## fsm
module fsm(
    input [15:0] dataIn,
    input R_I,
    input reset,
    input clk,
    output reg r_o,
    output reg [1:0] err,
    output [31:0] dataOut,
    output ready
    );
    reg [3:0] state;
    reg [31:0] reg_x;
    reg [31:0] reg_n;
    reg [31:0] counter;
    reg [31:0] step1;
    reg [31:0] step2;
    reg fr_i;
    reg fr_flag;
    wire fr_o;
    wire fr_res;
    reg incr_i;
    reg incr_flag;
    wire incr_o;
    wire [31:0] inc_res;
    reg sm_ri;
    reg sm_flag;
    wire sm_ro;
    wire [31:0] sm_res;
    reg dl_ri;
    reg dl_flag;
    wire dl_ro;
    wire [31:0] dl_res;
    reg pw_ri;
    reg pw_flag;
    wire pw_ro;
    wire pw_err;
    wire [31:0] pw_res;
    always@(posedge clk)
    begin
        if(reset)
        begin
            state <= 0;
            fr_i <= 0;
            incr_i <= 0;
            sm_ri <= 0;
            dl_ri <= 0;
            pw_ri <= 0;
        end
        else
        begin
            case(state)
                4'b0000:
                begin
                    reg_x <= 0;
                    reg_n <= 0;
                    counter <= 0;
                    err <= 0;
                    state <= 4'b0001;
                    fr_i <= 0;
                    fr_flag <= 1;
                    incr_i <= 0;
                    incr_flag <= 1;
                    sm_ri <= 0;
                    sm_flag <= 1;
                    dl_ri <= 0;
                    dl_flag <= 1;
                    pw_ri <= 0;
                    pw_flag <= 1;
                end
                4'b0001: if(R_I)
                begin
                    reg_x[31:16] <= dataIn;
                    state <= 4'b0010;
                end
                4'b0010: if(R_I)
                begin
                    reg_x[15:0] <= dataIn;
                    if ({reg_x[31:16], dataIn} == 0)
                    begin 
                        err <= 2'b11;
                        state <= 4'b1110;
                    end
                    else
                        state <= 4'b0011;    
                end
                4'b0011: if(R_I)
                begin
                    reg_n[31:16] <= dataIn;
                    state <= 4'b0100;
                end
                4'b0100: if(R_I)
                begin
                    reg_n[15:0] <= dataIn;
                    state <= 4'b1100;
  ...
clock: 10.0 ns
lec_check: 0
cap_margin: 20
core_aspect_ratio: 0.58
core_margin: 3
core_utilization: 40
place_density_lb_addon: 0.17
slew_margin: 25
run.sh (not shown) runs the stock make flow with config.mk's settings and CLKGATE_MAP_FILE=.
The baseline ran to the end with no violations.
Edit:
==> flow/config.mk (replaced) <==
export PLATFORM = sky130hd
export DESIGN_NAME = fsm
export DESIGN_NICKNAME = fsm
export VERILOG_FILES = /design/flow/design.v
export SDC_FILE = /design/flow/constraint.sdc
export NUM_CORES = 4
export LEC_CHECK = 0
export ABC_AREA = 1
export CAP_MARGIN = 40
export CELL_PAD_IN_SITES_DETAIL_PLACEMENT = 1
export CORE_MARGIN = 2
export CORE_UTILIZATION = 40
export CTS_CLUSTER_SIZE = 48
export GPL_ROUTABILITY_DRIVEN = 0
export GPL_TIMING_DRIVEN = 1
export MAX_ROUTING_LAYER = met5
export MIN_ROUTING_LAYER = met1
export SLEW_MARGIN = 35
Hold slack got worse by 8.9 ps; global-route usage goes up by 0.60 points; power is higher by about 5.6%; register-to-register slack barely changes; clock-buffer cell count went up by 1; cell count rises by 15%; design area goes down by 0.40%; die size went down by 2.2%; critical path depth climbs by 14.
Edit:
==> flow/config.mk (replaced) <==
export PLATFORM = sky130hd
export DESIGN_NAME = fsm
export DESIGN_NICKNAME = fsm
export VERILOG_FILES = /design/flow/design.v
export SDC_FILE = /design/flow/constraint.sdc
export NUM_CORES = 4
export LEC_CHECK = 0
export ABC_AREA = 1
export CAP_MARGIN = 20
export CORE_MARGIN = 2
export CORE_UTILIZATION = 68
export SLEW_MARGIN = 20
==> flow/constraint.sdc (replaced) <==
create_clock -name core_clock -period 13.8 [get_ports {clk}]
set_input_delay 2.7600 -clock core_clock [delete_from_list [all_inputs] [get_ports {clk}]]
set_output_delay 2.7600 -clock core_clock [all_outputs]
set_load 0.01 [all_outputs]
Effect: The new run ran to the end with no violations. Routed wire length is lower by 13%. Via count is lower by 1.6%. Critical path depth is higher by 3. Global-route usage is higher by 12 points. Combinational power is lower by about 30%. Worst hold slack is better by 19 ps. Die size is lower by about 40%. Core utilization is higher by 30 points. Power is lower by about 30%. Clock power is lower by about 35%.
Edit:
--- a/flow/config.mk
+++ b/flow/config.mk
@@ -6,7 +6,8 @@
 export NUM_CORES = 4
 export LEC_CHECK = 0
-export ABC_AREA = 1
 export CAP_MARGIN = 20
 export CORE_MARGIN = 2
-export CORE_UTILIZATION = 68
+export CORE_UTILIZATION = 72
+export CTS_CLUSTER_DIAMETER = 373
+export CTS_CLUSTER_SIZE = 10
 export SLEW_MARGIN = 20
==> flow/constraint.sdc (replaced) <==
create_clock -name core_clock -period 6.05 [get_ports {clk}]
set_input_delay 1.2100 -clock core_clock [delete_from_list [all_inputs] [get_ports {clk}]]
set_output_delay 1.2100 -clock core_clock [all_outputs]
set_load 0.01 [all_outputs]
- Now the flow finished but fails on negative setup slack
- cell area increases by a little under a tenth
- global-route usage went up by 2.9 points
- count of clock-buffer cells in the layout increases by 48
- clock skew increases by 56 ps
- power increases by well over a third

* * *

Starting RTL as in the previous note.
Design fsm, start of the top module:
module fsm(
    input [15:0] dataIn,
    input R_I,
    input reset,
    input clk,
    output reg r_o,
    output reg [1:0] err,
    output [31:0] dataOut,
    output ready
    );
make LEC_CHECK=0 ABC_AREA=1 CAP_MARGIN=20 CORE_MARGIN=2 CORE_UTILIZATION=68 CTS_CLUSTER_SIZE=99 SETUP_SLACK_MARGIN=4.02 SLEW_MARGIN=20 TNS_END_PERCENT=15 finish   # period 13.8 ns
Then changed:
--- a/flow/config.mk
+++ b/flow/config.mk
@@ -10,6 +10,5 @@
 export CORE_MARGIN = 2
-export CORE_UTILIZATION = 68
-export CTS_CLUSTER_SIZE = 99
-export SETUP_SLACK_MARGIN = 4.02
+export CORE_UTILIZATION = 71
+export CTS_CLUSTER_SIZE = 21
+export PLACE_DENSITY_LB_ADDON = 0.07
 export SLEW_MARGIN = 20
-export TNS_END_PERCENT = 15
==> flow/constraint.sdc (replaced) <==
create_clock -name core_clock -period 6.23 [get_ports {clk}]
set_input_delay 1.2460 -clock core_clock [delete_from_list [all_inputs] [get_ports {clk}]]
set_output_delay 1.2460 -clock core_clock [all_outputs]
set_load 0.01 [all_outputs]
Outcome:
- The changed run finished with negative setup slack left
- final area went up by 11%
- wire length went up by 24%
- total power went up to 2.7 times its value
Then changed:
--- a/flow/config.mk
+++ b/flow/config.mk
@@ -7,8 +7,5 @@
 export LEC_CHECK = 0
-export ABC_AREA = 1
 export CAP_MARGIN = 20
 export CORE_MARGIN = 2
-export CORE_UTILIZATION = 71
-export CTS_CLUSTER_SIZE = 21
-export PLACE_DENSITY_LB_ADDON = 0.07
+export CORE_UTILIZATION = 40
 export SLEW_MARGIN = 20
==> flow/constraint.sdc (replaced) <==
create_clock -name core_clock -period 9.17 [get_ports {clk}]
set_input_delay 1.8340 -clock core_clock [delete_from_list [all_inputs] [get_ports {clk}]]
set_output_delay 1.8340 -clock core_clock [all_outputs]
set_load 0.01 [all_outputs]
With this change the flow ran to the end with no violations.
Via count goes down by about a fifth.
Flip-flop count stays the same.
Critical path depth falls by 16.
Hold slack improves by 0.014 ns.
Design area shrinks by a little under a tenth.
Then changed:
--- a/flow/config.mk
+++ b/flow/config.mk
@@ -9,3 +9,5 @@
 export CORE_MARGIN = 2
-export CORE_UTILIZATION = 40
+export CORE_UTILIZATION = 72
+export CTS_CLUSTER_SIZE = 10
+export PLACE_DENSITY = 0.37
 export SLEW_MARGIN = 20
==> flow/constraint.sdc (replaced) <==
create_clock -name core_clock -period 6.06 [get_ports {clk}]
set_input_delay 1.2120 -clock core_clock [delete_from_list [all_inputs] [get_ports {clk}]]
set_output_delay 1.2120 -clock core_clock [all_outputs]
set_load 0.01 [all_outputs]
Now the flow reached the layout checks and failed them: negative setup slack.
Cell area climbs by 4.8%.
Via count climbs by 9.7%.
Synthesized area does not change.
Sequential share of layout area went down by 1.6 points.
Clock-buffer cell count rose by 35.
Global-route usage grows by 18 points.
Wire length came out higher by 2.0%.
Then changed:
--- a/flow/config.mk
+++ b/flow/config.mk
@@ -10,4 +10,2 @@
 export CORE_UTILIZATION = 72
-export CTS_CLUSTER_SIZE = 10
-export PLACE_DENSITY = 0.37
 export SLEW_MARGIN = 20
==> flow/constraint.sdc (replaced) <==
create_clock -name core_clock -period 7.97 [get_ports {clk}]
set_input_delay 1.5940 -clock core_clock [delete_from_list [all_inputs] [get_ports {clk}]]
set_output_delay 1.5940 -clock core_clock [all_outputs]
set_load 0.01 [all_outputs]
This time the run produced a clean layout.
Clock power is lower by 17%.
Cell count is lower by 4.9%.
Wire length is lower by 6.7%.
Cell area is lower by 5.2%.
Via count is lower by about 5%.
Clock-buffer cell count is lower by 41.
Fmax is higher by about 1.2%.
Clock skew is higher by 0.018 ns.
Total power is lower by about 25%.
Sequential cell count does not change.
Power figures rest on the tool's default switching activity, not on a simulated workload.
